==> inputs of build 22 <==
==> flow/design.v (excerpt) <==
module sa_top (
    input  logic          clk_i,
    input  logic          rst_ni,
    input  logic          s_valid_i,
    input  logic          s_last_i,
    input  logic          m_ready_i,
    output logic          s_ready_o,
    output logic          m_valid_o,
    output logic          m_last_o,
    input  logic [ 15:0]  sx_data_i,
    input  logic [ 63:0]  sk_data_i,
    output logic [ 63:0]  m_data_o
);
  axis_sa #(
      .LatencyMul(1),
      .LatencyAcc(1),
      .Rows      (4),
      .Cols      (8),
      .WidthY    (16),
      .MacType   (0),
      .WidthX    (4),
      .WidthK    (8)
  ) i_sa (
      .clk_i    (clk_i),
      .rst_ni   (rst_ni),
      .s_valid_i(s_valid_i),
      .s_last_i (s_last_i),
      .m_ready_i(m_ready_i),
      .s_ready_o(s_ready_o),
      .m_valid_o(m_valid_o),
      .m_last_o (m_last_o),
      .sx_data_i(sx_data_i),
      .sk_data_i(sk_data_i),
      .m_data_o (m_data_o)
  );
endmodule
==> flow/config.mk <==
export PLATFORM = sky130hd
export DESIGN_NAME = sa_top
export DESIGN_NICKNAME = sa_top
export VERILOG_FILES = /design/flow/design.v
export SDC_FILE = /design/flow/constraint.sdc
export NUM_CORES = 4
export LEC_CHECK = 0
export ABC_AREA = 1
export CAP_MARGIN = 20
export CELL_PAD_IN_SITES_GLOBAL_PLACEMENT = 1
export CORE_MARGIN = 2
export CORE_UTILIZATION = 19
export CTS_CLUSTER_DIAMETER = 230
export GPL_ROUTABILITY_DRIVEN = 0
export HOLD_SLACK_MARGIN = 0.07
export MIN_ROUTING_LAYER = met1
export PLACE_DENSITY = 0.6
export SETUP_SLACK_MARGIN = 1.36
export SLEW_MARGIN = 35
==> flow/constraint.sdc <==
create_clock -name core_clock -period 5.8 [get_ports {clk_i}]
set_input_delay 1.1600 -clock core_clock [delete_from_list [all_inputs] [get_ports {clk_i}]]
set_output_delay 1.1600 -clock core_clock [all_outputs]
set_load 0.01 [all_outputs]
run.sh (not shown) runs the stock make flow with config.mk's settings and CLKGATE_MAP_FILE=.
==> trial 36: changes against build 22 <==
Settings changed: ABC_AREA 1 to unset, CELL_PAD_IN_SITES_GLOBAL_PLACEMENT 1 to unset, CORE_UTILIZATION 19 to 72, CTS_CLUSTER_DIAMETER 230 to 29, CTS_CLUSTER_SIZE set to 37, GPL_ROUTABILITY_DRIVEN 0 to unset, HOLD_SLACK_MARGIN 0.07 to unset, MIN_ROUTING_LAYER met1 to unset, SETUP_SLACK_MARGIN 1.36 to 1.04, SLEW_MARGIN 35 to 20.
==> flow/constraint.sdc (replaced) <==
create_clock -name core_clock -period 3.49 [get_ports {clk_i}]
set_input_delay 0.6980 -clock core_clock [delete_from_list [all_inputs] [get_ports {clk_i}]]
set_output_delay 0.6980 -clock core_clock [all_outputs]
set_load 0.01 [all_outputs]
==> trial 59: changes against build 22 <==
Settings changed: ABC_AREA 1 to unset, CELL_PAD_IN_SITES_GLOBAL_PLACEMENT 1 to 0, CORE_ASPECT_RATIO set to 1.14, CORE_UTILIZATION 19 to 68, CTS_CLUSTER_DIAMETER 230 to 30, GPL_ROUTABILITY_DRIVEN 0 to unset, HOLD_SLACK_MARGIN 0.07 to unset, MAX_ROUTING_LAYER set to met5, MIN_ROUTING_LAYER met1 to unset, PLACE_DENSITY 0.6 to unset, SETUP_SLACK_MARGIN 1.36 to unset, SLEW_MARGIN 35 to 20.
==> flow/constraint.sdc (replaced) <==
create_clock -name core_clock -period 5.43 [get_ports {clk_i}]
set_input_delay 1.0860 -clock core_clock [delete_from_list [all_inputs] [get_ports {clk_i}]]
set_output_delay 1.0860 -clock core_clock [all_outputs]
set_load 0.01 [all_outputs]
==> build 11: changes against build 22 <==
Settings changed: ABC_AREA 1 to unset, CELL_PAD_IN_SITES_GLOBAL_PLACEMENT 1 to unset, CORE_UTILIZATION 19 to 40, CTS_CLUSTER_DIAMETER 230 to unset, GPL_ROUTABILITY_DRIVEN 0 to unset, HOLD_SLACK_MARGIN 0.07 to unset, MIN_ROUTING_LAYER met1 to unset, SETUP_SLACK_MARGIN 1.36 to 1.13, SLEW_MARGIN 35 to 20.
==> flow/constraint.sdc (replaced) <==
create_clock -name core_clock -period 4.06 [get_ports {clk_i}]
set_input_delay 0.8120 -clock core_clock [delete_from_list [all_inputs] [get_ports {clk_i}]]
set_output_delay 0.8120 -clock core_clock [all_outputs]
set_load 0.01 [all_outputs]
==> comparison table <==
|  | trial 36 | build 22 | build 11 | trial 59 |
|---|---|---|---|---|
| Run status | failed layout checks | no timing/DRC/antenna violations | no timing/DRC/antenna violations | no timing/DRC/antenna violations |
| Violated checks | negative setup slack | - | - | - |
| Worst slew margin relative to its limit | 4.07% | 28.4% | 29.8% | 23.0% |
| Initial core utilization | 72.5% | 19.1% | 40.1% | 68.2% |
| Post-synthesis share of cell area spent on and-or and or-and gates | 16.2% | 16.9% | 16.2% | 16.2% |
| Area Growth Syn to Fin | 23.0% | 14.3% | 18.5% | 12.9% |
| Highest fanout seen on the critical path | 5 | 17 | 2 | 6 |
| Routing usage on met1 | 51.3% | 17.8% | 30.7% | 43.0% |
| Endpoint of the worst-slack reg-to-reg timing path | i_sa.MR[3].MC[0].genblk1.MUL.temp_mul[7] | i_sa.MR[2].MC[0].genblk1.MUL.temp_mul[11] | i_sa.MR[2].MC[4].genblk1.MUL.temp_mul[11] | i_sa.MR[1].MC[6].genblk1.MUL.temp_mul[11] |
| Global placer's final weighted congestion | 0.930 | - | 0.877 | 0.939 |
| Sequential cell area fraction in the yosys report | 30.7% | 29.6% | 30.7% | 30.7% |
| Max IR drop VDD | 588 µV | 275 µV | 382 µV | 305 µV |
| Max incr delay on CP | 0.77 ns | 0.56 ns | 0.57 ns | 0.63 ns |
| Die outline area | 185,000 µm² | 722,000 µm² | 332,000 µm² | 196,000 µm² |
| Int Pwr | 52.7 mW | 24.4 mW | 34.6 mW | 33.7 mW |
| Fraction of standard cell area in multi-input logic | 54.9% | 52.2% | 56.9% | 56.6% |
| Routed wl met3 | 44.5 mm | 19.2 mm | 18.7 mm | 22.9 mm |
| CP dominant cell by count | buf_6 | nand2_1 | - | - |
| Required time of the critical path | 4.40 ns | 4.64 ns | 4.88 ns | 4.34 ns |
| Post-layout net count | 18.7k | 21.0k | 18.3k | 17.8k |
| Sequential power share | 34.2% | 44.1% | 44.6% | 35.1% |
| Clock slew at the register clock pins of the worst setup and hold paths | 0.05 ns | 0.07 ns | 0.07 ns | 0.06 ns |
| Met3 track demand over resource | 7.76% | 1.63% | 2.51% | 5.43% |
| Number of CTS-inserted buffers | 432 | 243 | 234 | 428 |
| Pin slew with the least headroom to its limit | 1.43 ns | 1.06 ns | 1.05 ns | 1.16 ns |
| Number of DRC violations after detailed-routing iteration 0 | 15.7k | 7,812 | 7,330 | 8,373 |

---

==> job 7908: inputs <==
sa_top again, from the RTL that the note above started with.
clock: 3.49 ns
lec_check: 0
cap_margin: 20
core_margin: 2
core_utilization: 66
place_density: 0.6
setup_slack_margin: 0.42
slew_margin: 20
==> job 1169: changes against job 7908 <==
- CELL_PAD_IN_SITES_DETAIL_PLACEMENT: not set -> 2
- CELL_PAD_IN_SITES_GLOBAL_PLACEMENT: not set -> 2
- CORE_ASPECT_RATIO: not set -> 1.14
- CORE_UTILIZATION: 66 -> 34
- CTS_CLUSTER_SIZE: not set -> 42
- MAX_ROUTING_LAYER: not set -> met4
- PLACE_DENSITY: 0.6 -> 0.56
- SETUP_SLACK_MARGIN: 0.42 -> not set
- SLEW_MARGIN: 20 -> 0
==> flow/constraint.sdc (replaced) <==
create_clock -name core_clock -period 6.91 [get_ports {clk_i}]
set_input_delay 1.3820 -clock core_clock [delete_from_list [all_inputs] [get_ports {clk_i}]]
set_output_delay 1.3820 -clock core_clock [all_outputs]
set_load 0.01 [all_outputs]
==> metrics.yaml <==
required_ps: 4260
run_status: "finished with violations"
cp-start-kind: "flop"
setup_slack_ps: -510
setup_viol: 79
so_faults: "negative setup slack"
m1WireLength_microns: 155000
place_area_sq_um: 139000
-- figures above: job 7908

==> metrics.yaml <==
place_area_sq_um: 136000
m1WireLength_microns: 208000
required_ps: 7710
run_status: "no timing/DRC/antenna violations"
vias_per_cell: 5.30
cp-start-kind: "input port"
setup_viol: 0
setup_slack_ps: 1840
-- figures above: job 1169


---

==> v15 <==
Starting RTL as in the previous note.
Settings: LEC_CHECK=0, CAP_MARGIN=20, CELL_PAD_IN_SITES_GLOBAL_PLACEMENT=1, CORE_ASPECT_RATIO=1.14, CORE_MARGIN=2, CORE_UTILIZATION=61, CTS_CLUSTER_SIZE=52, MAX_ROUTING_LAYER=met5, PLACE_DENSITY=0.56, SLEW_MARGIN=20; clock period 3.83 ns.
==> v10 (differences from v15) <==
==> flow/config.mk (replaced) <==
export PLATFORM = sky130hd
export DESIGN_NAME = sa_top
export DESIGN_NICKNAME = sa_top
export VERILOG_FILES = /design/flow/design.v
export SDC_FILE = /design/flow/constraint.sdc
export NUM_CORES = 4
export LEC_CHECK = 0
export CAP_MARGIN = 20
export CORE_MARGIN = 2
export CORE_UTILIZATION = 49
export PLACE_DENSITY = 0.6
export SLEW_MARGIN = 20
==> flow/constraint.sdc (replaced) <==
create_clock -name core_clock -period 4.06 [get_ports {clk_i}]
set_input_delay 0.8120 -clock core_clock [delete_from_list [all_inputs] [get_ports {clk_i}]]
set_output_delay 0.8120 -clock core_clock [all_outputs]
set_load 0.01 [all_outputs]
==> deck_impl_summary.md <==
Flow Results at a Glance

Timing
  – Slew Limit Headroom: 0.320

Power and ir drop
  – Peak supply drop: 0.000385 V
  – PD cells: 307 nW/µm²
  – Power Clock: 22.1 mW
  – P_leak: just over 60 nW

Run
  – Count of tool warnings: approximately 52

Detailed routing
  – Drt total wl: 359,000 µm
  – Initial DRT Pass Iterations: 5

Run status
  – Status: no timing/DRC/antenna violations
-- figures above: v10

==> deck_impl_summary.md <==
Flow Results at a Glance

Run status
  – Status: complete, but fails checks
  – SO Viols: setup timing

Timing
  – Final setup margin: -117 ps
  – Final tally of setup violations: 4
-- figures above: v15

Power is estimated from default activity; no workload was simulated.
